==> design.v <==
module fixed_point_adder_signed (
    input  signed [31:0] a,  
    input  signed [31:0] b,  
    output signed [31:0] result,  
    output overflow  
);
    wire signed [32:0] sum;  
    assign sum = a + b;
    assign result = sum[31:0];
    assign overflow = (sum[32] != sum[31]);
endmodule
module one_adder(a,result);
    input [2:0] a;
    output [2:0] result;
    wire    [3:0] sum;
    assign sum = a + 1;
    assign result = sum[2:0];
endmodule
module comparator(a,b,result);
input[2:0] a,b;
output result;
assign result = (a==b)?1'b1:1'b0;
endmodule
module controller(clk, rst, start, ready, error, ov_flag, flush, load, controller_inuse);
    input   clk, rst, start, ready, error, ov_flag;
    output reg  flush, load, controller_inuse;
    reg[1:0] ns, ps;
always @(posedge clk, negedge rst) begin
    if (~rst) begin
        ps <= 2'b00;
    end
    else
        ps<= ns;
end
always @(*) begin
    if ((ps == 2'b01) && (error)) begin
        ns = 2'b00;
    end
    else begin
    case(ps)
        2'b00: ns = start ? 2'b01 : 2'b00;
        2'b01: ns = ready ? 2'b01 : 2'b01;
        2'b10: ns = 2'b01;
        default : ns = 2'b00;
    endcase
    end
end
always @(*) begin
    {flush, load, controller_inuse} = 0;
    case(ps)
        2'b00: ;
        2'b01: begin controller_inuse = 1; load= (ready) ? 1'b1: 1'b0; end
        2'b10: begin controller_inuse = 1; load=1; end
        default: ;
    endcase
end
endmodule
module input_reg #(parameter size = 32)(clk,rst,load,data_in,data_out);
input clk,rst,load;
input [size-1:0]data_in;
output reg [size-1:0]data_out;
always @(posedge clk, negedge rst) begin
    if(~rst)
        data_out<=0;
    else begin
        if (load) begin
            data_out<=data_in;
        end
        else begin
            data_out<=0;
        end
    end
end
endmodule
module fixed_point_multiplier_signed (
    input  signed [7:0] a, 
    input  signed [15:0] b, 
    output signed [23:0] result, 
    output reg ov
);
    wire signed [23:0] full_product;
    assign full_product = a * b;
    assign result = full_product;
    always @(*) begin
        if((full_product>1)||(full_product<(-1)))
            ov=1;
        else
            ov=0;
    end
endmodule
module fixed_point_multiplier_signed_coef (
    input  signed [23:0] a, 
    input  signed [7:0] b, 
    output signed [31:0] result, 
    output reg ov
);
    wire signed [31:0] full_product;
    assign full_product = a * b;
    assign result = full_product;
    always @(*) begin
        if((full_product>1)||(full_product<(-1)))
            ov=1;
        else
            ov=0;
    end
endmodule
module mux_2to1 #(parameter size = 32 ) (
    input  [size-1:0] in0, 
    input  [size-1:0] in1, 
    input        sel, 
    output [size-1:0] out  
);
    assign out = (sel) ? in1 : in0;
endmodule
module register #(parameter size = 32)(clk,rst,flush,data_in,data_out);
input clk,rst,flush;
input [size-1:0]data_in;
output reg [size-1:0]data_out;
always @(posedge clk, negedge rst) begin
    if(~rst)
        data_out<=0;
    else begin
        if (flush) begin
            data_out<=0;
        end
        else begin
            data_out<=data_in;
        end
    end
end
endmodule
module datapath ( clk, rst, flush, load, x, n, controller_inuse, result, valid, ready, ov_flag);
input       clk,rst,flush,load;
input   [7:0]x;
input   [2:0]n;
input        controller_inuse;
output  [31:0]result;
output       valid;
output       ready;
output       ov_flag;
wire loop_stage1, inuse_stage1, loop_back_stage1;
wire [2:0] level_stage1, per_stage1;
wire [7:0] x_stage1;
wire [15:0] x_power_stage1;
wire [31:0] sum_stage1;
wire loop_stage2, inuse_stage2, loop_back_stage2;
wire [2:0] level_stage2, per_stage2;
wire [7:0] x_stage2;
wire [15:0] x_power_stage2;
wire [31:0] sum_stage2;
wire loop_stage3, inuse_stage3, loop_back_stage3;
wire [2:0] level_stage3, per_stage3;
wire [7:0] x_stage3;
wire [15:0] x_power_stage3;
wire [31:0] sum_stage3;
wire loop_stage4, inuse_stage4, loop_back_stage4;
wire [2:0] level_stage4, per_stage4;
wire [7:0] x_stage4;
wire [15:0] x_power_stage4;
wire [31:0] sum_stage4;
wire loop_stage4_out, inuse_stage4_out, loop_back_stage4_out;
wire [2:0] level_stage4_out, per_stage4_out;
wire [7:0] x_stage4_out;
wire [15:0] x_power_stage4_out;
wire [31:0] sum_stage4_out;
wire [7:0] x_input;
wire [2:0] n_input;
wire [11:0] overflow;
wire flush;
wire controller_inuse_input;
input_reg #(12)ir (
      .clk(clk),
      .rst(rst),
      .load(load),
      .data_in({x,n,controller_inuse}),
      .data_out({x_input,n_input,controller_inuse_input})     
);
mux_2to1 #(32) mux_sum_in(
     .in0(32'b0), 
     .in1(sum_stage4_out), 
     .sel(loop_stage4_out), 
     .out(sum_stage1)
);
mux_2to1 #(8) mux_x_in(
     .in0(x_input), 
     .in1(x_stage4_out), 
     .sel(loop_stage4_out), 
     .out(x_stage1)
);
mux_2to1 #(16) mux_xpower_in(
     .in0(16'b1000_0000_0000_0000), 
     .in1(x_power_stage4_out), 
     .sel(loop_stage4_out), 
     .out(x_power_stage1)
);
assign loop_back_stage1 = (loop_stage4_out) ? loop_stage4_out :1'b0;
assign loop_stage1 = (loop_stage4_out) ? 1'b0 :
                     (n_input>3)?1'b1:1'b0;
assign level_stage1 = (loop_stage4_out) ? level_stage4_out : 3'b0;
assign per_stage1 = (loop_stage4_out) ? per_stage4_out : n_input;
assign inuse_stage1 = (loop_stage4_out) ? inuse_stage4_out : controller_inuse_input;
wire [23:0] mul1_out;
wire [31:0] mul2_out;
wire [7:0] mux1_out;
wire [31:0] adder1_out;
wire [2:0] level_stage1_plus;
wire cmp_stage1,cmp_stage1_out ,valid_stage1;
fixed_point_adder_signed adder1 (
      .a(sum_stage1), 
      .b(mul2_out),
      .result(adder1_out), 
      .overflow(overflow[0]) 
);
fixed_point_multiplier_signed mul1 (
      .a(x_stage1), 
      .b(x_power_stage1), 
      .result(mul1_out), 
      .ov(overflow[1])
);
fixed_point_multiplier_signed_coef mul2 (
      .a(mul1_out), 
      .b(mux1_out), 
      .result(mul2_out), 
      .ov(overflow[2])
);
mux_2to1 #(8) mux1(
     .in0(8'b01000000), 
     .in1(8'b00001101), 
     .sel(loop_back_stage1), 
     .out(mux1_out)
);
register #(66) reg1(
    .clk(clk),
    .rst(rst),
    .flush(flush),
    .data_in({loop_stage1, inuse_stage1, loop_back_stage1,level_stage1_plus, per_stage1,cmp_stage1,
                x_stage1, mul1_out[23:8], adder1_out}),
    .data_out({loop_stage2, inuse_stage2, loop_back_stage2,level_stage2, per_stage2,cmp_stage1_out,
                 x_stage2, x_power_stage2, sum_stage2})
);
one_adder o1(
    .a(level_stage1),
    .result(level_stage1_plus)
);
comparator comp1(
    .a(level_stage1),
    .b(per_stage1),
    .result(cmp_stage1)
);
assign valid_stage1 = cmp_stage1_out & inuse_stage2;
wire [23:0] mul3_out;
wire [31:0] mul4_out;
wire [7:0] mux2_out;
wire [31:0] adder2_out;
wire [2:0] level_stage2_plus;
wire cmp_stage2, cmp_stage2_out, valid_stage2;
fixed_point_adder_signed adder2 (
      .a(sum_stage2), 
      .b(mul4_out),
      .result(adder2_out), 
      .overflow(overflow[3]) 
);
fixed_point_multiplier_signed mul3 (
      .a(x_stage2), 
      .b(x_power_stage2), 
      .result(mul3_out), 
      .ov(overflow[4])
);
fixed_point_multiplier_signed_coef mul4 (
      .a(mul3_out), 
      .b(mux2_out), 
      .result(mul4_out), 
      .ov(overflow[5])
);
mux_2to1 #(8) mux2(
     .in0(8'b11100000), 
     .in1(8'b11110101), 
     .sel(loop_back_stage2), 
     .out(mux2_out)
);
register #(66) reg2(
    .clk(clk),
    .rst(rst),
    .flush(flush),
    .data_in({loop_stage2, inuse_stage2, loop_back_stage2,level_stage2_plus, per_stage2,cmp_stage2,
                x_stage2, mul3_out[23:8], adder2_out}),
    .data_out({loop_stage3, inuse_stage3, loop_back_stage3,level_stage3, per_stage3,cmp_stage2_out,
                 x_stage3, x_power_stage3, sum_stage3})
);
one_adder o2(
    .a(level_stage2),
    .result(level_stage2_plus)
);
comparator comp2(
    .a(level_stage2),
    .b(per_stage2),
    .result(cmp_stage2)
);
assign valid_stage2 = cmp_stage2_out & inuse_stage3;
wire [23:0] mul5_out;
wire [31:0] mul6_out;
wire [7:0] mux3_out;
wire [31:0] adder3_out;
wire [2:0] level_stage3_plus;
wire cmp_stage3, cmp_stage3_out, valid_stage3;
fixed_point_adder_signed adder3 (
      .a(sum_stage3), 
      .b(mul6_out),
      .result(adder3_out), 
      .overflow(overflow[6]) 
);
fixed_point_multiplier_signed mul5 (
      .a(x_stage3), 
      .b(x_power_stage3), 
      .result(mul5_out), 
      .ov(overflow[7])
);
fixed_point_multiplier_signed_coef mul6 (
      .a(mul5_out), 
      .b(mux3_out), 
      .result(mul6_out), 
      .ov(overflow[8])
);
mux_2to1  #(8)mux3(
     .in0(8'b00010101), 
     .in1(8'b00001001), 
     .sel(loop_back_stage3), 
     .out(mux3_out)
);
register #(66) reg3(
    .clk(clk),
    .rst(rst),
    .flush(flush),
    .data_in({loop_stage3, inuse_stage3, loop_back_stage3,level_stage3_plus, per_stage3, cmp_stage3,
                x_stage3, mul5_out[23:8], adder3_out}),
    .data_out({loop_stage4, inuse_stage4, loop_back_stage4,level_stage4, per_stage4,cmp_stage3_out,
                 x_stage4, x_power_stage4, sum_stage4})
);
one_adder o3(
    .a(level_stage3),
    .result(level_stage3_plus)
);
comparator comp3(
    .a(level_stage3),
    .b(per_stage3),
    .result(cmp_stage3)
);
assign valid_stage3 = cmp_stage3_out & inuse_stage4;
wire [23:0] mul7_out;
wire [31:0] mul8_out;
wire [7:0] mux4_out;
wire [31:0] adder4_out;
wire [2:0] level_stage4_plus;
wire cmp_stage4,cmp_stage4_out, valid_stage4;
fixed_point_adder_signed adder4 (
      .a(sum_stage4), 
      .b(mul8_out),
      .result(adder4_out), 
      .overflow(overflow[9]) 
);
fixed_point_multiplier_signed mul7 (
      .a(x_stage4), 
      .b(x_power_stage4), 
      .result(mul7_out), 
      .ov(overflow[10])
);
fixed_point_multiplier_signed_coef mul8 (
      .a(mul7_out), 
      .b(mux4_out), 
      .result(mul8_out), 
      .ov(overflow[11])
);
mux_2to1  #(8) mux4(
     .in0(8'b11110000), 
     .in1(8'b11111000), 
     .sel(loop_back_stage4), 
     .out(mux4_out)
);
register #(66) reg4(
    .clk(clk),
    .rst(rst),
    .flush(flush),
    .data_in({loop_stage4, inuse_stage4, loop_back_stage4,level_stage4_plus, per_stage4,cmp_stage4,
                x_stage4, mul7_out[23:8], adder4_out}),
    .data_out({loop_stage4_out, inuse_stage4_out, loop_back_stage4_out,level_stage4_out, per_stage4_out,cmp_stage4_out,
                 x_stage4_out, x_power_stage4_out, sum_stage4_out})
);
one_adder o4(
    .a(level_stage4),
    .result(level_stage4_plus)
);
comparator comp4(
    .a(level_stage4),
    .b(per_stage4),
    .result(cmp_stage4)
);
assign valid_stage4 = cmp_stage4_out & inuse_stage4_out;
assign ov_flag = (valid_stage1)? overflow[0] :
                 (valid_stage2)? overflow[3] :
                 (valid_stage3)? overflow[6] :
                 (valid_stage4)? overflow[9] : 0;
assign ready = ~loop_stage4;
assign valid = (valid_stage1)||(valid_stage2)||(valid_stage3)||(valid_stage4);
assign result = (valid_stage1)? sum_stage2 :
                (valid_stage2)? sum_stage3 :
                (valid_stage3)? sum_stage4 :
                (valid_stage4)? sum_stage4_out : 0;
endmodule
module top_module (
    clk,
    rst,
    X,
    n,
    start,
    Y,
    valid,
    ready,
    overflow,
    error
);
input clk, rst, start;
input [7:0] X;
input [2:0] n;
output valid, ready, overflow, error;
output [31:0] Y;
wire flush,load,controller_inuse;
assign error = 1'b0;
datapath dp( .clk(clk),
             .rst(rst),
             .flush(flush),
             .load(load),
             .x(X),
             .n(n), 
             .controller_inuse(controller_inuse), 
             .result(Y), 
             .valid(valid), 
             .ready(ready), 
             .ov_flag(overflow)
            );
controller ctrl( .clk(clk), 
                 .rst(rst), 
                 .start(start), 
                 .ready(ready), 
                 .error(error), 
                 .ov_flag(overflow), 
                 .flush(flush), 
                 .load(load), 
                 .controller_inuse(controller_inuse)
                );
endmodule
==> run.sh <==
#!/bin/bash
# the make line also repeats each setting of config.mk as NAME=value (left out here)
make -C /OpenROAD-flow-scripts/flow DESIGN_CONFIG=/design/flow/config.mk WORK_HOME=/design/flow/orfs CLKGATE_MAP_FILE= finish
==> config.mk <==
export PLATFORM = sky130hd
export DESIGN_NAME = top_module
export DESIGN_NICKNAME = top_module
export VERILOG_FILES = /design/flow/design.v
export SDC_FILE = /design/flow/constraint.sdc
export NUM_CORES = 4
export LEC_CHECK = 0
export CAP_MARGIN = 20
export CORE_MARGIN = 2
export CORE_UTILIZATION = 61
export SLEW_MARGIN = 20
==> constraint.sdc <==
create_clock -name core_clock -period 8.08 [get_ports {clk}]
set_input_delay 1.6160 -clock core_clock [delete_from_list [all_inputs] [get_ports {clk}]]
set_output_delay 1.6160 -clock core_clock [all_outputs]
set_load 0.01 [all_outputs]
==> results.ini, run 1 <==
[status]
outcome = finished with violations
so.violations = negative setup slack

[route]
wl_um = 124000
vias_per_cell = 5.37
wl_per_cell_um = 19.2
drtPass1Iterations = 7
drc = 0
ant_nets = 0
first_iter_violations = 2144
vias = 34800

[global_route]
grt_start_max_net_pins = 119
grt_first_pass_wirelength_um = 199000
grt_usage_pct = 35.0
antenna_found_initial = 0
grt_pass1_vias = 37200
grt-ovfl-total = 0

[synth]
avgSynthCellArea_um2 = 9.47
top_cells_by_area = fa_1 (30%), ha_1 (17%), dfrtp_1 (16%)
synth.most_common_cell = inv_1
synthDistinctLibCells = 77
yosys_area_um2 = 43100
synthCells = 4546
numSynthFlops = 276
ys_cells = 4546
top_cells_by_count = inv_1 (1099), fa_1 (642), ha_1 (588), and2_1 (349), dfrtp_1 (276)
synth_warnings = 5
ys_sh_simple_pct = 12.7
synth-edff-count = 0
synth_seq_share_pct = 16.0
yosys.area.top_type = fa_1
mappedNetlistArea_um2 = 43100
ys_sh_xor_pct = 4.93
async_flop_share_pct = 100
compound_area_share_pct = 8.44
fa_ha_area_share_pct = 46.9
netlist.area_leader.share_pct = 29.8
mux_share_pct = 0.459
synthTopLogicFamily = adder cells
synthFlopType = dfrtp_1

[setup_path]
cpPeakStageDelay_ns = 0.58
endpoint_kind = primary output
cp_common_cell = fa_1
path_max_fanout = 6
crit_path_end = overflow
ff2ff_path_depth = 40
rr_startpoint = dp.reg4.data_out[65]
cp_top_family = adder cells
worst-endpoint-required_ns = 6.46
cp_slowest_cell = fa_1
r2r_end = dp.reg1.data_out[31]
startpoint = dp.reg4.data_out[65]
cp-start-kind = flop
cp_num_cells = 42
path_buffers = 13
regToRegSetupSlack_ns = -1.41
critPathKind = reg2out
crit_arrival_ns = 10.42

[job]
maxCapViolCount = 0
tool_warnings = 34

[cells_and_area]
fin_nets = 6752
syn2layout_area_growth_pct = 30.6
nFillCells = 4647
design_area_um2 = 56200

[floorplan]
die_y_um = 270
core.rowCount = 97
fp_util_pct = 61.6
ios = 50
die-width_um = 270
core_um2 = 69900
chipArea_um2 = 72700

[cts]
htree_levels = 2
cts_hold_buf = 0
clk_path_buf_depth = 3
clock_sinks = 276
path_clk_slew_ns = 0.06
cts_inserted_buffers = 37
cts_tree = done
clk_latency_ns = 0.57
root_buffer = clkbuf_16

[worst_hold_path]
hp-class = reg2reg
worstHoldEndpoint = dp.reg2.data_out[65]
holdPathStages = 0
hold_path.startpoint = dp.reg1.data_out[65]

[sta]
setup_ws_ns = -3.96
fmax_mhz = 83.1
setup_viol = 42
slew_headroom_pct = 39.4
clock_skew_ns = 0.0321
grt_setup_unrepaired = yes
whs_ns = 0.347
slew_violations = 0
worst_pin_slew_ns = 0.909
finalCriticalPeriod_ns = 12.04
finalCritPeriodShare_pct = 149
hold_viol = 0

[placed_design]
numPortBuffers = 48
placed_cell_area_um2 = 51100
gp_congestion = 0.944
hpwl_um = 97300
place_ws_ns = -3.88

[timing repair]
action,4_1_cts,5_1_grt
gates resized,382,164
gates cloned,6,2
buffers inserted,103,42
setup endpoints to repair,55,58
pin swaps,198,156
endpoints found under the hold margin,0,0
[final cells by class]
class / count / area (um^2) / share of cell area, %
multi-input cells: 3072 / 34300 / 61.1
repair buffers: 1017 / 8330 / 14.8
flip-flops and latches: 276 / 6940 / 12.3
inverters: 1104 / 4150 / 7.37
well taps: 940 / 1180 / 2.09
clock buffers: 50 / 1070 / 1.90
clock inverters: 17 / 239 / 0.425
diodes: 1 / 2.50 / 0.00445
[routing by layer]
| metal | global-route usage [%] | part of all wire (%) |
|---|---|---|
| met1 | 46.3 | 41 |
| met2 | 57.5 | 48 |
| met3 | 4.64 | 5.2 |
| met4 | 16.5 | 5.5 |
| met5 | 0 | 0 |
[stage by stage]
step / utilization [%] / TNS, ns / std cells
global route: 80.5 / -40.37 / 6476
finish: 80.5 / -26.91 / 6477
CTS: 79.0 / -21.54 / 6440
detailed placement: 73.1 / -32.81 / 6269
floorplan: - / -3.40 / 4555
global placement: 73.1 / -28.90 / 6269
==> run 2: changes to the inputs <==
CORE_UTILIZATION = 40   (was 61)
SETUP_SLACK_MARGIN = 2.9   (was unset)
clock period = 14.5 ns   (was 8.08 ns; I/O delays follow)
==> run 2 against run 1 <==
  * Now clean on timing, DRC and antenna
  * Critical path depth down 2
  * Flip-flop count unchanged
  * Final area down 13%
  * Sequential share of layout area up 2.0 points
  * Largest cell class unchanged
  * Register-to-register slack better by 6.6 ns
  * First-iteration DRC count down 9.0%
  * Critical endpoint unchanged
  * Worst setup slack better by 5.2 ns
  * Global-route usage down 14 points
  * Core utilization down 35 points
  * Cell count down 5.9%
==> results.ini, run 2 <==
[worst_hold_path]
worstHoldEndpoint = dp.reg3.data_out[65]
holdPathStages = 0
hp-class = reg2reg
hold_path.startpoint = dp.reg2.data_out[65]

[setup_path]
cp_slowest_cell = fa_1
cp_num_cells = 40
crit_path_end = overflow
cp-start-kind = flop
path_buffers = 9
rr_startpoint = dp.reg1.data_out[48]
cp_common_cell = fa_1
worst-endpoint-required_ns = 11.60
regToRegSetupSlack_ns = 5.14
cp_top_family = adder cells
critPathKind = reg2out
path_max_fanout = 6
r2r_end = dp.reg2.data_out[30]
crit_arrival_ns = 10.33
endpoint_kind = primary output
cpPeakStageDelay_ns = 0.55
startpoint = dp.reg1.data_out[48]
ff2ff_path_depth = 38

[global_route]
grt_start_max_net_pins = 94
grt_usage_pct = 20.7
antenna_found_initial = 5
grt_first_pass_wirelength_um = 180000
grt-ovfl-total = 0
grt_pass1_vias = 31700

[synth]
synth.most_common_cell = inv_1
synth_seq_share_pct = 16.0
ys_sh_simple_pct = 12.7
ys_sh_xor_pct = 4.93
yosys_area_um2 = 43100
top_cells_by_count = inv_1 (1099), fa_1 (642), ha_1 (588), and2_1 (349), dfrtp_1 (276)
synthCells = 4546
mux_share_pct = 0.459
fa_ha_area_share_pct = 46.9
synthFlopType = dfrtp_1
async_flop_share_pct = 100
numSynthFlops = 276
synth_warnings = 5
compound_area_share_pct = 8.44
yosys.area.top_type = fa_1
netlist.area_leader.share_pct = 29.8
avgSynthCellArea_um2 = 9.47
top_cells_by_area = fa_1 (30%), ha_1 (17%), dfrtp_1 (16%)
mappedNetlistArea_um2 = 43100
synthDistinctLibCells = 77
synth-edff-count = 0
ys_cells = 4546
synthTopLogicFamily = adder cells

[floorplan]
die-width_um = 332
die_y_um = 332
ios = 50
core_um2 = 107000
chipArea_um2 = 110000
fp_util_pct = 40.3
core.rowCount = 120

[job]
tool_warnings = 29
maxCapViolCount = 0

[sta]
setup_ws_ns = 1.27
setup_viol = 0
fmax_mhz = 75.6
finalCriticalPeriod_ns = 13.23
slew_violations = 0
worst_pin_slew_ns = 0.975
slew_headroom_pct = 35.0
finalCritPeriodShare_pct = 91.2
timing.setup.tns_ns = 0
grt_setup_unrepaired = yes
clock_skew_ns = 0.0241
hold_viol = 0

[route]
n_antenna_cell = 0
vias = 30400
first_iter_violations = 1952
vias_per_cell = 5.00
drc = 0
drtPass1Iterations = 7
ant_nets = 0
wl_per_cell_um = 18.2
wl_um = 111000

[cts]
cts_inserted_buffers = 40
root_buffer = clkbuf_16
path_clk_slew_ns = 0.06
cts_tree = done
clock_sinks = 276
clk_path_buf_depth = 3
clk_latency_ns = 0.60
htree_levels = 2
cts_hold_buf = 0

[cells_and_area]
design_area_um2 = 48700
final-instance-count-excl-fill = 6092
syn2layout_area_growth_pct = 13.1
fin_nets = 5901
nFillCells = 10200

[status]
outcome = timing/DRC/antenna clean

[placed_design]
gp_congestion = 0.877
numPortBuffers = 48
placed_cells = 5932
placed_cell_area_um2 = 45300
place_ws_ns = 0.114
hpwl_um = 89700

## run 2: per-stage QoR
| step | utilization [%] | hold WS, ns |
|---|---|---|
| 6_report | 45.6 | 0.343 |
| 5_1_grt | 45.6 | 0.352 |
| 4_1_cts | 45.0 | 0.346 |
| 3_5_place_dp | 42.4 | 0.336 |
| 3_3_place_gp | 42.4 | 0.332 |
| 2_1_floorplan | - | 0.331 |
## run 2: repair_timing
| item | 4_1_cts | 5_1_grt |
|---|---|---|
| gates resized | 138 | 107 |
| pin swaps | 64 | 52 |
| buffers inserted | 67 | 14 |
| endpoints found under the hold margin | 0 | 0 |
| setup endpoints to repair | 1 | 1 |
| gates cloned | 5 | 0 |
## run 2: layer usage
layer,vias up,track usage (%),routed length [um]
met1,15300,29.1,50200
met4,4,5.81,3300
met5,-,0,27
met3,136,2.66,5610
li1,14400,-,-
met2,667,33.4,51800
## run 2: area by class of cell
type                            count  area, um^2  area share (%)
Timing Repair Buffer              163        1590            3.27
Clock inverter                     27         360           0.740
Clock buffer                       47        1090            2.23
Sequential cell                   276        6960            14.3
Multi-Input combinational cell   3072       32800            67.3
Tap cell                         1403        1760            3.60
Inverter                         1104        4150            8.52
==> run 3: changes to the inputs <==
CAP_MARGIN = 40   (was 20)
CORE_UTILIZATION = 55   (was 40)
CTS_CLUSTER_DIAMETER = 287   (was unset)
CTS_CLUSTER_SIZE = 21   (was unset)
GPL_ROUTABILITY_DRIVEN = 1   (was unset)
HOLD_SLACK_MARGIN = 0.2   (was unset)
MAX_ROUTING_LAYER = met4   (was unset)
PLACE_DENSITY = 0.88   (was unset)
SETUP_SLACK_MARGIN = 2.74   (was 2.9)
TNS_END_PERCENT = 30   (was unset)
clock period = 15.1 ns   (was 14.5 ns; I/O delays follow)
==> run 3 against run 2 <==
  * Non-clock buffer count up 30
  * First-iteration DRC count up 49%
  * Final area down 3.5%
  * Sequential share of layout area up 0.49 points
  * Cell count down 6.3%
  * Worst hold slack better by 0.0067 ns
==> results.ini, run 3 <==
[synth]
top_cells_by_count = inv_1 (1099), fa_1 (642), ha_1 (588), and2_1 (349), dfrtp_1 (276)
async_flop_share_pct = 100
ys_cells = 4546
synthTopLogicFamily = adder cells
ys_sh_simple_pct = 12.7
ys_sh_xor_pct = 4.93
yosys_area_um2 = 43100
fa_ha_area_share_pct = 46.9
synthCells = 4546
synth_seq_share_pct = 16.0
netlist.area_leader.share_pct = 29.8
synth_warnings = 5
numSynthFlops = 276
yosys.area.top_type = fa_1
synthDistinctLibCells = 77
synth-edff-count = 0
avgSynthCellArea_um2 = 9.47
synthFlopType = dfrtp_1
compound_area_share_pct = 8.44
mappedNetlistArea_um2 = 43100
mux_share_pct = 0.459
synth.most_common_cell = inv_1
top_cells_by_area = fa_1 (30%), ha_1 (17%), dfrtp_1 (16%)

[setup_path]
cp_slowest_cell = fa_1
startpoint = dp.reg1.data_out[52]
worst-endpoint-required_ns = 15.55
cp_common_cell = buf_4
critPathKind = reg2reg
ff2ff_path_depth = 77
path_buffers = 47
crit_arrival_ns = 14.22
r2r_end = dp.reg2.data_out[29]
cp_top_family = buffers and inverters
cp_num_cells = 77
path_max_fanout = 5
endpoint_kind = flop
crit_path_end = dp.reg2.data_out[29]
cpPeakStageDelay_ns = 0.55
regToRegSetupSlack_ns = 1.33
cp-start-kind = flop
rr_startpoint = dp.reg1.data_out[52]

[placed_design]
gp_congestion = 0.990
place_ws_ns = 0.907
placed_cell_area_um2 = 44700
numPortBuffers = 48
placed_cells = 5560
hpwl_um = 86500

[cts]
path_clk_slew_ns = 0.11
cts_inserted_buffers = 17
root_buffer = clkbuf_16
cts_tree = done
clk_latency_ns = 0.57
clock_sinks = 276
htree_levels = 1
clk_path_buf_depth = 3

[floorplan]
ios = 50
fp_util_pct = 55.6
core.rowCount = 102
die_y_um = 284
core_um2 = 77500
chipArea_um2 = 80500
die-width_um = 284

[route]
wl_per_cell_um = 20.0
drtPass1Iterations = 7
drc = 0
first_iter_violations = 2909
wl_um = 114000
vias_per_cell = 5.75
vias = 32800
ant_nets = 0

[sta]
slew_violations = 0
finalCritPeriodShare_pct = 91.2
timing.setup.tns_ns = 0
fmax_mhz = 72.6
clock_skew_ns = 0.0461
grt_setup_unrepaired = yes
setup_viol = 0
slew_headroom_pct = 29.1
worst_pin_slew_ns = 1.06
finalCriticalPeriod_ns = 13.77
hold_viol = 0
setup_ws_ns = 1.33

[global_route]
grt_first_pass_wirelength_um = 180000
grt_start_max_net_pins = 121
grt_pass1_vias = 34700
grt-ovfl-total = 0
antenna_found_initial = 3
grt_usage_pct = 29.0

[job]
maxCapViolCount = 0
tool_warnings = 31

[worst_hold_path]
hp-class = reg2reg
worstHoldEndpoint = dp.reg3.data_out[65]
hold_path.startpoint = dp.reg2.data_out[65]
holdPathStages = 0

[cells_and_area]
syn2layout_area_growth_pct = 9.11
fin_nets = 5908
final-instance-count-excl-fill = 5708
design_area_um2 = 47000
nFillCells = 5826

[status]
outcome = timing/DRC/antenna clean

-- run 3: cell type report --
| type | count | area [um^2] | area share [%] |
|---|---|---|---|
| clock inverter | 2 | 28.8 | 0.0613 |
| timing repair buffer | 193 | 1700 | 3.62 |
| antenna | 3 | 7.51 | 0.0160 |
| tap | 1040 | 1300 | 2.77 |
| clock buffer | 18 | 429 | 0.914 |
| inverter | 1104 | 4150 | 8.84 |
| sequential | 276 | 6940 | 14.8 |
| multi-input combinational | 3072 | 32400 | 69.0 |
-- run 3: per-stage QoR --
stage          hold WS (ns)  utilization, %
4_1_cts               0.354            60.0
5_1_grt               0.355            60.6
6_report              0.350            60.6
3_5_place_dp          0.336            57.7
3_3_place_gp          0.339            57.7
2_1_floorplan         0.331               -
-- run 3: per-layer routing --
layer | share of wire [%] | up-vias | global-route usage (%)
met5 | 0 | - | -
met4 | 8.3 | 0 | 17.9
met3 | 7.9 | 510 | 4.25
met2 | 47 | 1663 | 46.1
met1 | 37 | 16200 | 34.9
li1 | - | 14400 | -
-- run 3: repair_timing --
| item | CTS | global route |
|---|---|---|
| resized | 126 | 63 |
| endpoints found under the setup margin | 1 | 3 |
| hold buffers | 0 | 0 |
| cloned | 1 | 0 |
| buffers inserted | 94 | 26 |
| pin swaps | 53 | 63 |
==> run 4: changes to the inputs <==
CAP_MARGIN = 20   (was 40)
CORE_UTILIZATION = 58   (was 55)
CTS_CLUSTER_DIAMETER = unset   (was 287)
CTS_CLUSTER_SIZE = unset   (was 21)
GPL_ROUTABILITY_DRIVEN = unset   (was 1)
HOLD_SLACK_MARGIN = unset   (was 0.2)
MAX_ROUTING_LAYER = unset   (was met4)
PLACE_DENSITY = unset   (was 0.88)
SETUP_SLACK_MARGIN = 2.08   (was 2.74)
TNS_END_PERCENT = unset   (was 30)
clock period = 7.6 ns   (was 15.1 ns; I/O delays follow)
==> run 4 against run 3 <==
  * The layout now fails its checks (negative setup slack)
  * First-iteration DRC count shrank 39%
  * Clock skew shrank 0.026 ns
  * Highest routed layer unchanged
  * Core utilization grew 19 points
  * Area after synthesis is the same
  * Global-route usage grew 4.3 points
  * Worst hold slack is essentially flat
  * Largest cell class unchanged
  * Die size shrank 5.1%
==> results.ini, run 4 <==
[status]
outcome = finished with violations
so.violations = negative setup slack

[synth]
top_cells_by_area = fa_1 (30%), ha_1 (17%), dfrtp_1 (16%)
synth-edff-count = 0
top_cells_by_count = inv_1 (1099), fa_1 (642), ha_1 (588), and2_1 (349), dfrtp_1 (276)
synthDistinctLibCells = 77
synthCells = 4546
numSynthFlops = 276
mux_share_pct = 0.459
yosys_area_um2 = 43100
netlist.area_leader.share_pct = 29.8
synthFlopType = dfrtp_1
synth_warnings = 5
avgSynthCellArea_um2 = 9.47
ys_sh_xor_pct = 4.93
synth.most_common_cell = inv_1
yosys.area.top_type = fa_1
synthTopLogicFamily = adder cells
mappedNetlistArea_um2 = 43100
ys_cells = 4546
compound_area_share_pct = 8.44
async_flop_share_pct = 100
synth_seq_share_pct = 16.0
fa_ha_area_share_pct = 46.9
ys_sh_simple_pct = 12.7

[global_route]
grt-ovfl-total = 0
grt_usage_pct = 33.3
antenna_found_initial = 0
grt_start_max_net_pins = 131
grt_pass1_vias = 36600
grt_first_pass_wirelength_um = 199000

[route]
drtPass1Iterations = 5
first_iter_violations = 1782
wl_um = 125000
wl_per_cell_um = 19.3
drc = 0
vias = 34300
ant_nets = 0
vias_per_cell = 5.29

[floorplan]
fp_util_pct = 58.8
core.rowCount = 99
die-width_um = 276
core_um2 = 73200
ios = 50
die_y_um = 276
chipArea_um2 = 76400

[setup_path]
path_buffers = 11
worst-endpoint-required_ns = 6.08
critPathKind = reg2out
cp_num_cells = 42
cp_common_cell = fa_1
ff2ff_path_depth = 39
cp_slowest_cell = dfrtp_4
cp-start-kind = flop
crit_arrival_ns = 10.29
regToRegSetupSlack_ns = -1.72
r2r_end = dp.reg1.data_out[31]
rr_startpoint = dp.reg4.data_out[65]
startpoint = dp.reg4.data_out[65]
crit_path_end = overflow
cp_top_family = adder cells
path_max_fanout = 7
endpoint_kind = primary output
cpPeakStageDelay_ns = 0.56

[cts]
htree_levels = 2
clk_path_buf_depth = 3
clk_latency_ns = 0.58
clock_sinks = 276
root_buffer = clkbuf_16
cts_tree = done
cts_inserted_buffers = 39
path_clk_slew_ns = 0.06
cts_hold_buf = 0

[worst_hold_path]
worstHoldEndpoint = dp.reg2.data_out[65]
hp-class = reg2reg
hold_path.startpoint = dp.reg1.data_out[65]
holdPathStages = 0

[job]
tool_warnings = 34
maxCapViolCount = 0

[sta]
grt_setup_unrepaired = yes
setup_viol = 55
finalCriticalPeriod_ns = 11.81
finalCritPeriodShare_pct = 155
slew_headroom_pct = 34.8
clock_skew_ns = 0.0200
whs_ns = 0.350
hold_viol = 0
worst_pin_slew_ns = 0.978
setup_ws_ns = -4.21
slew_violations = 0
fmax_mhz = 84.7

[cells_and_area]
fin_nets = 6747
syn2layout_area_growth_pct = 34.7
design_area_um2 = 58000

[placed_design]
numPortBuffers = 48
gp_congestion = 0.945
placed_cell_area_um2 = 52200
hpwl_um = 98900

==> run 4: final cells by class <==
type	instances	area (um^2)
Fill cell	4902	15200
Inverter	1104	4150
Timing Repair Buffer	1010	8310
Tap cell	959	1200
Antenna cell	2	5.00
Sequential cell	276	6950
Multi-Input combinational cell	3072	36000
Clock inverter	19	305
Clock buffer	50	1110
==> run 4: routing by layer <==
layer  vias to the layer above  GRT usage, %  routed length (um)  part of all wire, %
met5                         -             0                   0                    0
met4                         0          12.9                6100                  4.9
met3                       244          4.26                6080                  4.9
met2                       861          55.5               60400                   48
met1                     17100          44.4               52500                   42
li1                      16100             -                   -                    -
==> run 4: timing repair <==
| item | CTS | global route |
|---|---|---|
| gates resized | 319 | 334 |
| pin swaps | 195 | 190 |
| cloned | 3 | 1 |
| setup endpoints to repair | 105 | 108 |
| buffers inserted | 76 | 61 |
| hold endpoints to repair | 0 | 0 |
==> run 4: stage by stage <==
step                instances  setup TNS [ns]  utilization, %  setup slack [ns]
floorplan                4555          -11.14               -             -2.98
global placement         6280          -58.36            71.3             -4.08
detailed placement       6280          -59.97            71.3             -4.19
CTS                      6428          -41.83            76.2             -4.21
global route             6490          -62.89            79.2             -4.60
finish                   6492          -47.94            79.2             -4.21
==> run 5: changes to the inputs <==
ABC_AREA = 1   (was unset)
CAP_MARGIN = 40   (was 20)
CORE_UTILIZATION = 72   (was 58)
CTS_CLUSTER_DIAMETER = 91   (was unset)
CTS_CLUSTER_SIZE = 72   (was unset)
GPL_ROUTABILITY_DRIVEN = 1   (was unset)
MAX_ROUTING_LAYER = met4   (was unset)
MIN_ROUTING_LAYER = met1   (was unset)
PLACE_DENSITY = 0.4   (was unset)
SETUP_SLACK_MARGIN = 0.33   (was 2.08)
SLEW_MARGIN = 30   (was 20)
TNS_END_PERCENT = 35   (was unset)
clock period = 4.1 ns   (was 7.6 ns; I/O delays follow)
==> run 5 against run 4 <==
  * The flow now stops in global routing (5_1_grt)
  * Area after synthesis up 4.8%
  * Die size fell by 15%
  * Synthesized cell count is 23% higher
==> results.ini, run 5 <==
[synth]
synthDistinctLibCells = 58
synthCells = 5575
avgSynthCellArea_um2 = 8.09
numSynthFlops = 276
mux_share_pct = 0
async_flop_share_pct = 100
yosys_area_um2 = 45100
synth_seq_share_pct = 15.3
synth.most_common_cell = inv_1
mappedNetlistArea_um2 = 45100
synthFlopType = dfrtp_1
netlist.area_leader.share_pct = 28.5
compound_area_share_pct = 6.86
synthTopLogicFamily = adder cells
top_cells_by_area = fa_1 (28%), ha_1 (16%), dfrtp_1 (15%)
yosys.area.top_type = fa_1
synth_warnings = 5
fa_ha_area_share_pct = 44.8
ys_sh_xor_pct = 4.38
synth-edff-count = 0
ys_sh_simple_pct = 13.7
top_cells_by_count = inv_1 (1628), nand2_1 (915), fa_1 (642), ha_1 (588), nor2_1 (406)
ys_cells = 5575

[cts]
clk_path_buf_depth = 3
clock_sinks = 276
root_buffer = clkbuf_16
cts_hold_buf = 0
cts_inserted_buffers = 18
htree_levels = 1

[floorplan]
ios = 50
chipArea_um2 = 64700
die_y_um = 254
die-width_um = 254
core_um2 = 61800
core.rowCount = 91
fp_util_pct = 73.0

[placed_design]
hpwl_um = 135000
gp_congestion = 0.997
numPortBuffers = 48
placed_cells = 7340

[global_route]
grt_usage_pct = 90.3
grt-ovfl-total = 1253

[status]
error = [ERROR GRT-0116] Global routing finished with congestion. Check the congestion regions in the DRC Viewer.
stop_stage = global routing (5_1_grt)
outcome = aborted with a tool error

-- run 5: layer usage --
layer	GRT overflow	GRT usage [%]
met1	59	86.5
met2	781	103
met3	83	77.8
met4	330	93.4
met5	-	-
-- run 5: per-stage QoR --
step / utilization (%) / setup TNS [ns] / hold slack, ns / setup WS (ns) / area [um^2]
2_1_floorplan: - / -268.96 / 0.331 / -4.42 / 47500
3_3_place_gp: 90.9 / -370.64 / 0.337 / -5.35 / 56200
3_5_place_dp: 90.9 / -409.84 / 0.338 / -5.58 / 56200
4_1_cts: 95.5 / -405.12 / 0.376 / -5.83 / 59000
-- run 5: what timing repair did --
item	CTS
endpoints found under the setup margin	197
hold endpoints to repair	0
buffers inserted	69
gates resized	386
pin swaps	194
==> run 6: changes to the inputs <==
CAP_MARGIN = 25   (was 40)
CELL_PAD_IN_SITES_DETAIL_PLACEMENT = 0   (was unset)
CORE_ASPECT_RATIO = 0.84   (was unset)
CORE_MARGIN = 4   (was 2)
CORE_UTILIZATION = 40   (was 72)
CTS_CLUSTER_DIAMETER = unset   (was 91)
CTS_CLUSTER_SIZE = unset   (was 72)
GPL_ROUTABILITY_DRIVEN = unset   (was 1)
HOLD_SLACK_MARGIN = 0.28   (was unset)
MIN_ROUTING_LAYER = unset   (was met1)
PLACE_DENSITY = unset   (was 0.4)
SETUP_SLACK_MARGIN = unset   (was 0.33)
SLEW_MARGIN = 20   (was 30)
TNS_END_PERCENT = 20   (was 35)
clock period = 12.7 ns   (was 4.1 ns; I/O delays follow)
==> run 6 against run 5 <==
  * The run now finishes clean
  * Synthesized cell count is the same
  * Die size grew 83%
  * Area after synthesis did not move
==> results.ini, run 6 <==
[sta]
whs_ns = 0.348
slew_violations = 0
setup_viol = 0
clock_skew_ns = 0.0379
timing.setup.tns_ns = 0
fmax_mhz = 82.1
hold_viol = 0
finalCriticalPeriod_ns = 12.17
finalCritPeriodShare_pct = 95.9
worst_pin_slew_ns = 1.11
slew_headroom_pct = 25.5
grt_setup_unrepaired = no

[synth]
top_cells_by_count = inv_1 (1628), nand2_1 (915), fa_1 (642), ha_1 (588), nor2_1 (406)
synthDistinctLibCells = 58
netlist.area_leader.share_pct = 28.5
yosys.area.top_type = fa_1
synthFlopType = dfrtp_1
synthCells = 5575
fa_ha_area_share_pct = 44.8
avgSynthCellArea_um2 = 8.09
top_cells_by_area = fa_1 (28%), ha_1 (16%), dfrtp_1 (15%)
synthTopLogicFamily = adder cells
synth_seq_share_pct = 15.3
mappedNetlistArea_um2 = 45100
async_flop_share_pct = 100
synth_warnings = 5
synth-edff-count = 0
ys_cells = 5575
ys_sh_simple_pct = 13.7
mux_share_pct = 0
yosys_area_um2 = 45100
synth.most_common_cell = inv_1
ys_sh_xor_pct = 4.38
compound_area_share_pct = 6.86
numSynthFlops = 276

[setup_path]
regToRegSetupSlack_ns = 3.41
startpoint = dp.reg1.data_out[55]
path_buffers = 8
cp_top_family = adder cells
cp_num_cells = 38
crit_path_end = overflow
ff2ff_path_depth = 39
crit_arrival_ns = 9.63
cp_slowest_cell = inv_1
rr_startpoint = dp.reg4.data_out[65]
critPathKind = reg2out
cp-start-kind = flop
endpoint_kind = primary output
cp_common_cell = nand2_1
r2r_end = dp.reg1.data_out[29]
path_max_fanout = 12
cpPeakStageDelay_ns = 0.53
worst-endpoint-required_ns = 10.16

[placed_design]
gp_congestion = 0.970
placed_cells = 7030
hpwl_um = 110000
numPortBuffers = 48

[global_route]
grt_pass1_vias = 35800
grt_usage_pct = 23.1
antenna_found_initial = 4
grt_first_pass_wirelength_um = 205000
grt_start_max_net_pins = 85
grt-ovfl-total = 0

[floorplan]
core_um2 = 112000
ios = 50
die_y_um = 316
chipArea_um2 = 118000
core.rowCount = 112
fp_util_pct = 40.4
die-width_um = 374

[route]
first_iter_violations = 2560
drc = 0
wl_um = 129000
wl_per_cell_um = 18.1
vias_per_cell = 4.87
vias = 34500
drtPass1Iterations = 6
ant_nets = 0

[cts]
path_clk_slew_ns = 0.06
cts_inserted_buffers = 34
root_buffer = clkbuf_16
htree_levels = 2
clk_path_buf_depth = 3
clk_latency_ns = 0.57
cts_tree = done
clock_sinks = 276

[status]
outcome = timing/DRC/antenna clean

[job]
maxCapViolCount = 0
tool_warnings = 26

[cells_and_area]
fin_nets = 6839
nFillCells = 11300
syn2layout_area_growth_pct = 8.32
final-instance-count-excl-fill = 7099

[worst_hold_path]
holdPathStages = 0
hp-class = reg2reg
hold_path.startpoint = dp.reg2.data_out[65]
worstHoldEndpoint = dp.reg3.data_out[65]

run 6: timing repair:
action,in CTS,in global routing
hold buffers,0,0
setup endpoints to repair,1,1
gates cloned,0,0
resized,18,27
setup buffers,6,3
pin swaps,0,1
run 6: area by class of cell:
type / instances / area (um^2) / share of cell area, %
diodes: 1 / 2.50 / 0.00512
multi-input cells: 3512 / 31600 / 64.7
well taps: 1482 / 1850 / 3.79
inverters: 1635 / 6140 / 12.6
flip-flops and latches: 276 / 6920 / 14.2
clock inverters: 17 / 191 / 0.392
clock buffers: 40 / 903 / 1.85
repair buffers: 136 / 1220 / 2.50
run 6: through the flow:
stage / area [um^2] / setup slack, ns / util [%]
finish: 48900 / 0.526 / 43.8
global route: 48900 / 0.00515 / 43.8
CTS: 48700 / 0.0371 / 43.7
detailed placement: 47500 / 0.184 / 42.6
global placement: 47500 / 0.243 / 42.6
floorplan: 45100 / 1.80 / -
run 6: per-layer routing:
metal / wire, um / vias to the layer above / global-route usage, % / share of wire (%)
li1: - / 16500 / - / -
met3: 11400 / 131 / 5.85 / 8.8
met5: 0 / - / - / 0
met4: 3960 / 0 / 6.17 / 3.1
met1: 60300 / 16900 / 32.4 / 47
met2: 52900 / 998 / 33.2 / 41
==> run 7: changes to the inputs <==
CAP_MARGIN = 20   (was 25)
CELL_PAD_IN_SITES_DETAIL_PLACEMENT = unset   (was 0)
CORE_ASPECT_RATIO = unset   (was 0.84)
CORE_MARGIN = 2   (was 4)
CORE_UTILIZATION = 72   (was 40)
CTS_CLUSTER_DIAMETER = 303   (was unset)
GPL_ROUTABILITY_DRIVEN = 1   (was unset)
HOLD_SLACK_MARGIN = -0.05   (was 0.28)
MAX_ROUTING_LAYER = unset   (was met4)
MIN_ROUTING_LAYER = met1   (was unset)
PLACE_DENSITY_LB_ADDON = 0.06   (was unset)
SETUP_SLACK_MARGIN = 2.79   (was unset)
TNS_END_PERCENT = 35   (was 20)
clock period = 9.67 ns   (was 12.7 ns; I/O delays follow)
==> run 7 against run 6 <==
  * The flow now stops in global routing (5_1_grt)
  * Synthesized cell count did not move
  * Die size decreased by 45%
  * Area after synthesis is the same
==> results.ini, run 7 <==
[placed_design]
numPortBuffers = 48
place_ws_ns = -1.28
placed_cell_area_um2 = 53600
gp_congestion = 1.02
hpwl_um = 117000

[synth]
numSynthFlops = 276
netlist.area_leader.share_pct = 28.5
synthDistinctLibCells = 58
ys_cells = 5575
synthCells = 5575
synthFlopType = dfrtp_1
compound_area_share_pct = 6.86
yosys.area.top_type = fa_1
avgSynthCellArea_um2 = 8.09
yosys_area_um2 = 45100
fa_ha_area_share_pct = 44.8
synth_warnings = 5
synth-edff-count = 0
synth.most_common_cell = inv_1
ys_sh_simple_pct = 13.7
ys_sh_xor_pct = 4.38
async_flop_share_pct = 100
top_cells_by_count = inv_1 (1628), nand2_1 (915), fa_1 (642), ha_1 (588), nor2_1 (406)
mappedNetlistArea_um2 = 45100
top_cells_by_area = fa_1 (28%), ha_1 (16%), dfrtp_1 (15%)
synth_seq_share_pct = 15.3
synthTopLogicFamily = adder cells
mux_share_pct = 0

[floorplan]
fp_util_pct = 73.0
die_y_um = 254
core.rowCount = 91
core_um2 = 61800
chipArea_um2 = 64700
ios = 50
die-width_um = 254

[status]
error = [ERROR GRT-0232] Routing congestion too high. Check the congestion heatmap in the GUI.
stop_stage = global routing (5_1_grt)
outcome = aborted with a tool error

[cts]
clk_path_buf_depth = 3
root_buffer = clkbuf_16
clock_sinks = 276
cts_hold_buf = 0
cts_inserted_buffers = 34
htree_levels = 2

[global_route]
grt-ovfl-total = 876
grt_usage_pct = 87.7

==> run 7: per-layer routing <==
metal	GRT overflow	global-route usage, %
met3	41	76.2
met1	37	85.2
met4	285	92.6
met5	6	56.3
met2	507	100
==> run 7: per-stage QoR <==
stage | cells
CTS | 7314
detailed placement | 7167
global placement | 7167
floorplan | 5584
==> run 7: what timing repair did <==
item,CTS
gates resized,367
cloned,1
buffers inserted,85
setup endpoints to repair,90
pin swaps,193
==> run 8: changes to the inputs <==
CAP_MARGIN = 0   (was 20)
CORE_UTILIZATION = 71   (was 72)
CTS_CLUSTER_DIAMETER = 334   (was 303)
CTS_CLUSTER_SIZE = 72   (was unset)
GPL_ROUTABILITY_DRIVEN = unset   (was 1)
HOLD_SLACK_MARGIN = 0.3   (was -0.05)
MIN_ROUTING_LAYER = unset   (was met1)
SETUP_SLACK_MARGIN = unset   (was 2.79)
TNS_END_PERCENT = unset   (was 35)
clock period = 8.08 ns   (was 9.67 ns; I/O delays follow)
==> run 8 against run 7 <==
  * The flow again stops in global routing (5_1_grt)
  * Die size rose by 1.4%
  * Synthesized cell count did not move
  * Area after synthesis did not move
==> results.ini, run 8 <==
[placed_design]
place_ws_ns = -2.56
numPortBuffers = 48
hpwl_um = 113000
gp_congestion = 1.01

[synth]
ys_sh_xor_pct = 4.38
synthTopLogicFamily = adder cells
ys_cells = 5575
synthCells = 5575
mux_share_pct = 0
numSynthFlops = 276
mappedNetlistArea_um2 = 45100
yosys_area_um2 = 45100
synth.most_common_cell = inv_1
synth_warnings = 5
synthFlopType = dfrtp_1
fa_ha_area_share_pct = 44.8
compound_area_share_pct = 6.86
ys_sh_simple_pct = 13.7
netlist.area_leader.share_pct = 28.5
top_cells_by_area = fa_1 (28%), ha_1 (16%), dfrtp_1 (15%)
synth_seq_share_pct = 15.3
top_cells_by_count = inv_1 (1628), nand2_1 (915), fa_1 (642), ha_1 (588), nor2_1 (406)
synth-edff-count = 0
avgSynthCellArea_um2 = 8.09
yosys.area.top_type = fa_1
synthDistinctLibCells = 58
async_flop_share_pct = 100

[cts]
clock_sinks = 276
cts_inserted_buffers = 7
htree_levels = 1
root_buffer = clkbuf_16
cts_hold_buf = 0
clk_path_buf_depth = 3

[status]
error = [ERROR GRT-0232] Routing congestion too high. Check the congestion heatmap in the GUI.
outcome = aborted with a tool error
stop_stage = global routing (5_1_grt)

[global_route]
grt_usage_pct = 71.7
grt-ovfl-total = 137

[floorplan]
chipArea_um2 = 65600
fp_util_pct = 71.6
core_um2 = 63000
die_y_um = 256
ios = 50
core.rowCount = 92
die-width_um = 256

-- run 8: per-layer routing --
metal | overflow | GRT usage (%)
met4 | 57 | 70.7
met2 | 78 | 91.3
met1 | 1 | 71.9
met3 | 1 | 53.8
met5 | 0 | 16.4
-- run 8: timing repair --
| action | in CTS |
|---|---|
| setup endpoints to repair | 33 |
| buffers inserted | 112 |
| cloned | 3 |
| pin swaps | 144 |
| resized | 346 |
-- run 8: stage by stage --
step / hold slack, ns / utilization, % / TNS, ns / cells / instance area, um^2
after floorplan: 0.331 / - / -1.24 / 5584 / 45300
after global placement: 0.340 / 84.7 / -6.38 / 7223 / 53300
after detailed placement: 0.337 / 84.7 / -10.90 / 7223 / 53300
after CTS: 0.385 / 88.7 / -5.45 / 7329 / 55900
==> run 9: changes to the inputs <==
CAP_MARGIN = 20   (was 0)
CORE_UTILIZATION = 72   (was 71)
CTS_CLUSTER_DIAMETER = 224   (was 334)
CTS_CLUSTER_SIZE = 78   (was 72)
HOLD_SLACK_MARGIN = 0.29   (was 0.3)
PLACE_DENSITY_LB_ADDON = 0.05   (was 0.06)
==> run 9 against run 8 <==
  * The run again fails in global routing (5_1_grt)
  * Area after synthesis unchanged
  * Die size is 1.4% lower
  * Synthesized cell count unchanged
==> results.ini, run 9 <==
[placed_design]
gp_congestion = 0.983
hpwl_um = 117000
numPortBuffers = 48
placed_cells = 7194
place_ws_ns = -2.55

[cts]
cts_hold_buf = 0
root_buffer = clkbuf_16
htree_levels = 1
clock_sinks = 276
cts_inserted_buffers = 8
clk_path_buf_depth = 3

[synth]
netlist.area_leader.share_pct = 28.5
yosys_area_um2 = 45100
avgSynthCellArea_um2 = 8.09
synthFlopType = dfrtp_1
synth.most_common_cell = inv_1
synth_warnings = 5
synthDistinctLibCells = 58
synthCells = 5575
ys_cells = 5575
synth-edff-count = 0
async_flop_share_pct = 100
ys_sh_xor_pct = 4.38
top_cells_by_count = inv_1 (1628), nand2_1 (915), fa_1 (642), ha_1 (588), nor2_1 (406)
ys_sh_simple_pct = 13.7
numSynthFlops = 276
yosys.area.top_type = fa_1
mappedNetlistArea_um2 = 45100
compound_area_share_pct = 6.86
fa_ha_area_share_pct = 44.8
synth_seq_share_pct = 15.3
top_cells_by_area = fa_1 (28%), ha_1 (16%), dfrtp_1 (15%)
synthTopLogicFamily = adder cells
mux_share_pct = 0

[status]
stop_stage = global routing (5_1_grt)
outcome = aborted with a tool error
error = [ERROR GRT-0232] Routing congestion too high. Check the congestion heatmap in the GUI.

[global_route]
grt_usage_pct = 83.4
grt-ovfl-total = 720

[floorplan]
core_um2 = 61800
ios = 50
fp_util_pct = 73.0
die-width_um = 254
core.rowCount = 91
chipArea_um2 = 64700
die_y_um = 254

-- run 9: layer usage --
layer  GRT overflow  GRT usage (%)
met5              3           40.7
met3             22           70.8
met1             11           80.7
met4            271           88.2
met2            413           98.3
-- run 9: metrics by stage --
| step | hold WS, ns | TNS (ns) | instance area [um^2] |
|---|---|---|---|
| floorplan | 0.331 | -1.24 | 45300 |
| global placement | 0.344 | -5.37 | 53200 |
| detailed placement | 0.351 | -9.13 | 53200 |
| CTS | 0.387 | -5.03 | 55300 |
-- run 9: what timing repair did --
| item | 4_1_cts |
|---|---|
| pin swaps | 114 |
| cloned | 2 |
| setup buffers | 89 |
| setup endpoints to repair | 35 |
| endpoints found under the hold margin | 0 |
| gates resized | 254 |
==> run 10: changes to the inputs <==
ABC_AREA = unset   (was 1)
CAP_MARGIN = 35   (was 20)
CORE_MARGIN = 10   (was 2)
CORE_UTILIZATION = 16   (was 72)
CTS_CLUSTER_DIAMETER = unset   (was 224)
CTS_CLUSTER_SIZE = unset   (was 78)
HOLD_SLACK_MARGIN = unset   (was 0.29)
MIN_ROUTING_LAYER = met2   (was unset)
PLACE_DENSITY_LB_ADDON = unset   (was 0.05)
SETUP_SLACK_MARGIN = -1.89   (was unset)
clock period = 25.7 ns   (was 8.08 ns; I/O delays follow)
==> run 10 against run 9 <==
  * The run now finishes clean
  * Die size went up to 4.5 times the previous value
  * Synthesized cell count is 18% lower
  * Area after synthesis is 4.6% lower
==> results.ini, run 10 <==
[status]
outcome = timing/DRC/antenna clean

[setup_path]
crit_arrival_ns = 12.26
crit_path_end = overflow
cpPeakStageDelay_ns = 0.75
worst-endpoint-required_ns = 20.56
r2r_end = dp.reg1.data_out[31]
endpoint_kind = primary output
cp_slowest_cell = xnor2_1
path_max_fanout = 114
cp-start-kind = flop
path_buffers = 9
ff2ff_path_depth = 35
startpoint = dp.reg4.data_out[65]
rr_startpoint = dp.reg4.data_out[65]
cp_num_cells = 40
cp_top_family = adder cells
regToRegSetupSlack_ns = 15.10
cp_common_cell = fa_1
critPathKind = reg2out

[placed_design]
gp_congestion = 0.925
placed_cell_area_um2 = 47800
hpwl_um = 91200
numPortBuffers = 48

[cts]
cts_hold_buf = 0
clk_latency_ns = 0.61
cts_setup_buffers = 0
htree_levels = 2
path_clk_slew_ns = 0.07
cts_tree = done
clk_path_buf_depth = 3
cts_inserted_buffers = 37
clock_sinks = 276
root_buffer = clkbuf_16
cts_resized = 0

[sta]
worst_pin_slew_ns = 1.03
clock_skew_ns = 0.0334
grt_setup_unrepaired = no
finalCritPeriodShare_pct = 67.7
finalCriticalPeriod_ns = 17.40
slew_violations = 0
slew_headroom_pct = 30.8
fmax_mhz = 57.5
timing.setup.tns_ns = 0
whs_ns = 0.348
hold_viol = 0
setup_viol = 0

[worst_hold_path]
hp-class = reg2reg
worstHoldEndpoint = dp.reg2.data_out[65]
holdPathStages = 0
hold_path.startpoint = dp.reg1.data_out[65]

[cells_and_area]
design_area_um2 = 49200
fin_nets = 5811
nFillCells = 29600
syn2layout_area_growth_pct = 14.4

[route]
first_iter_violations = 4857
wl_per_cell_um = 13.9
vias = 41200
drtPass1Iterations = 29
drc = 0
wl_um = 114000
ant_nets = 0
vias_per_cell = 5.04

[floorplan]
core.rowCount = 190
chipArea_um2 = 290000
ios = 50
die-width_um = 539
die_y_um = 539
core_um2 = 268000
fp_util_pct = 16.1

[synth]
mappedNetlistArea_um2 = 43100
yosys.area.top_type = fa_1
avgSynthCellArea_um2 = 9.47
synth-edff-count = 0
async_flop_share_pct = 100
synth.most_common_cell = inv_1
fa_ha_area_share_pct = 46.9
top_cells_by_area = fa_1 (30%), ha_1 (17%), dfrtp_1 (16%)
synthDistinctLibCells = 77
ys_cells = 4546
netlist.area_leader.share_pct = 29.8
ys_sh_xor_pct = 4.93
synth_warnings = 5
mux_share_pct = 0.459
compound_area_share_pct = 8.44
synthFlopType = dfrtp_1
numSynthFlops = 276
synthTopLogicFamily = adder cells
synth_seq_share_pct = 16.0
ys_sh_simple_pct = 12.7
synthCells = 4546
top_cells_by_count = inv_1 (1099), fa_1 (642), ha_1 (588), and2_1 (349), dfrtp_1 (276)
yosys_area_um2 = 43100

[job]
maxCapViolCount = 0
tool_warnings = 36

[global_route]
antenna_found_initial = 0
grt_start_max_net_pins = 132
grt-ovfl-total = 0
grt_usage_pct = 11.7
grt_first_pass_wirelength_um = 179000
grt_pass1_vias = 47800

-- run 10: final cells by class --
cell class / instances / area [um^2] / area share (%)
Antenna cell: 21 / 52.6 / 0.107
Timing Repair Buffer: 76 / 753 / 1.53
Clock buffer: 50 / 1070 / 2.17
Clock inverter: 16 / 209 / 0.424
Multi-Input combinational cell: 3072 / 31700 / 64.3
Inverter: 1104 / 4140 / 8.42
Tap cell: 3552 / 4440 / 9.03
Sequential cell: 276 / 6910 / 14.0
-- run 10: per-layer routing --
metal	up-vias	share of wire, %	wire [um]	global-route usage, %
met2	10400	50	56800	13.5
met1	15800	0	0	-
met5	-	0.54	617	2.89
met3	783	42	48000	16.8
met4	22	7.4	8450	1.46
li1	14100	-	-	-
-- run 10: per-stage QoR --
step / std cells / worst slack, ns / util (%)
5_1_grt: 8146 / 7.45 / 18.4
3_3_place_gp: 8072 / 8.71 / 17.8
2_1_floorplan: 4555 / 10.65 / -
3_5_place_dp: 8075 / 8.63 / 17.9
4_1_cts: 8141 / 7.94 / 18.3
6_report: 8167 / 8.30 / 18.4
==> run 11: changes to the inputs <==
ABC_AREA = 0   (was unset)
CAP_MARGIN = 0   (was 35)
CELL_PAD_IN_SITES_DETAIL_PLACEMENT = 2   (was unset)
CELL_PAD_IN_SITES_GLOBAL_PLACEMENT = 3   (was unset)
CORE_MARGIN = 5   (was 10)
CORE_UTILIZATION = 31   (was 16)
CTS_CLUSTER_DIAMETER = 95   (was unset)
CTS_CLUSTER_SIZE = 83   (was unset)
GPL_ROUTABILITY_DRIVEN = 1   (was unset)
MAX_ROUTING_LAYER = met4   (was unset)
SETUP_SLACK_MARGIN = -0.04   (was -1.89)
SLEW_MARGIN = 40   (was 20)
TNS_END_PERCENT = 30   (was unset)
clock period = 8.0 ns   (was 25.7 ns; I/O delays follow)
==> run 11 against run 10 <==
  * The layout now fails its checks (negative setup slack)
  * Worst setup slack got worse by 12 ns
  * Sequential share of layout area decreased by 1.8 points
  * Critical path depth increased by 3
  * Non-clock buffer count increased by 957
  * Count of clock-buffer cells in the layout decreased by 21
  * Via count increased by 15%
  * Final area increased by 16%
  * Core utilization increased by 23 points
==> results.ini, run 11 <==
[status]
outcome = finished with violations
so.violations = negative setup slack

[setup_path]
path_buffers = 12
cp-start-kind = flop
ff2ff_path_depth = 40
r2r_end = dp.reg3.data_out[30]
path_max_fanout = 11
cp_common_cell = fa_1
cp_top_family = adder cells
cp_slowest_cell = dfrtp_4
endpoint_kind = primary output
cp_num_cells = 43
startpoint = dp.reg4.data_out[65]
critPathKind = reg2out
worst-endpoint-required_ns = 6.40
cpPeakStageDelay_ns = 0.58
regToRegSetupSlack_ns = -1.46
rr_startpoint = dp.reg2.data_out[53]
crit_path_end = overflow
crit_arrival_ns = 10.56

[global_route]
grt_first_pass_wirelength_um = 248000
grt_usage_pct = 34.8
grt_start_max_net_pins = 126
grt_pass1_vias = 60200
grt-ovfl-total = 0
antenna_found_initial = 1

[synth]
async_flop_share_pct = 100
yosys.area.top_type = fa_1
synth_warnings = 5
ys_cells = 4546
top_cells_by_count = inv_1 (1099), fa_1 (642), ha_1 (588), and2_1 (349), dfrtp_1 (276)
yosys_area_um2 = 43100
ys_sh_simple_pct = 12.7
synthCells = 4546
synth.most_common_cell = inv_1
synthFlopType = dfrtp_1
top_cells_by_area = fa_1 (30%), ha_1 (17%), dfrtp_1 (16%)
compound_area_share_pct = 8.44
ys_sh_xor_pct = 4.93
synthDistinctLibCells = 77
synth_seq_share_pct = 16.0
netlist.area_leader.share_pct = 29.8
synthTopLogicFamily = adder cells
mux_share_pct = 0.459
numSynthFlops = 276
synth-edff-count = 0
mappedNetlistArea_um2 = 43100
avgSynthCellArea_um2 = 9.47
fa_ha_area_share_pct = 46.9

[cts]
cts_hold_buf = 0
cts_tree = done
cts_inserted_buffers = 29
htree_levels = 1
clk_latency_ns = 0.68
clk_path_buf_depth = 3
root_buffer = clkbuf_16
path_clk_slew_ns = 0.11
clock_sinks = 276

[route]
vias = 47300
wl_met1_um = 0
top_layer = met4
met3WireLength_um = 70600
drc = 0
routed-wl-met2_um = 87400
first_iter_violations = 3916
vias_per_cell = 6.44
drtPass1Iterations = 6
wl_um = 164000
wl_per_cell_um = 22.3
ant_nets = 0

[floorplan]
die_y_um = 383
fp_util_pct = 31.2
chipArea_um2 = 146000
core.rowCount = 136
die-width_um = 383
core_um2 = 138000
ios = 50

[cells_and_area]
design_area_um2 = 56900
fin_nets = 6760
nFillCells = 15000
syn2layout_area_growth_pct = 32.1

[sta]
fmax_mhz = 82.3
hold_viol = 0
worst_pin_slew_ns = 0.900
finalCritPeriodShare_pct = 152
setup_viol = 58
clock_skew_ns = 0.0326
slew_headroom_pct = 39.8
timing.setup.tns_ns = -38.71
grt_setup_unrepaired = yes
setup_ws_ns = -4.16
finalCriticalPeriod_ns = 12.16
slew_violations = 0

[placed_design]
hpwl_um = 135000
place_ws_ns = -4.42
numPortBuffers = 48
placed_cell_area_um2 = 52500
gp_congestion = 0.944

[job]
maxCapViolCount = 0
tool_warnings = 30

[worst_hold_path]
holdPathStages = 0
hold_path.startpoint = dp.reg3.data_out[64]
worstHoldEndpoint = dp.reg4.data_out[64]
hp-class = reg2reg

run 11: metrics by stage:
| stage | utilization, % | hold WS [ns] | instances |
|---|---|---|---|
| final | 41.3 | 0.353 | 7349 |
| after global routing | 41.3 | 0.354 | 7337 |
| after CTS | 40.0 | 0.353 | 7279 |
| after detailed placement | 38.1 | 0.346 | 7196 |
| after global placement | 38.1 | 0.337 | 7196 |
| after floorplan | - | 0.331 | 4555 |
run 11: repair_timing:
action | in CTS | in global routing
buffers inserted | 33 | 56
cloned | 1 | 1
endpoints found under the setup margin | 65 | 71
resized | 267 | 226
pin swaps | 117 | 129
run 11: final cells by class:
type,count,area (um^2),area share (%)
antenna,17,42.5,0.0748
clock buffer,29,726,1.28
clock inverter,24,487,0.856
inverter,1104,4150,7.29
multi-input combinational,3072,34000,59.7
sequential,276,6960,12.2
tap,1794,2240,3.95
timing repair buffer,1033,8330,14.6
run 11: per-layer routing:
layer / GRT usage [%] / vias up
met2: 40.1 / 13300
li1: - / 16000
met1: - / 17700
met5: - / -
met4: 1.99 / 0
met3: 48.6 / 391
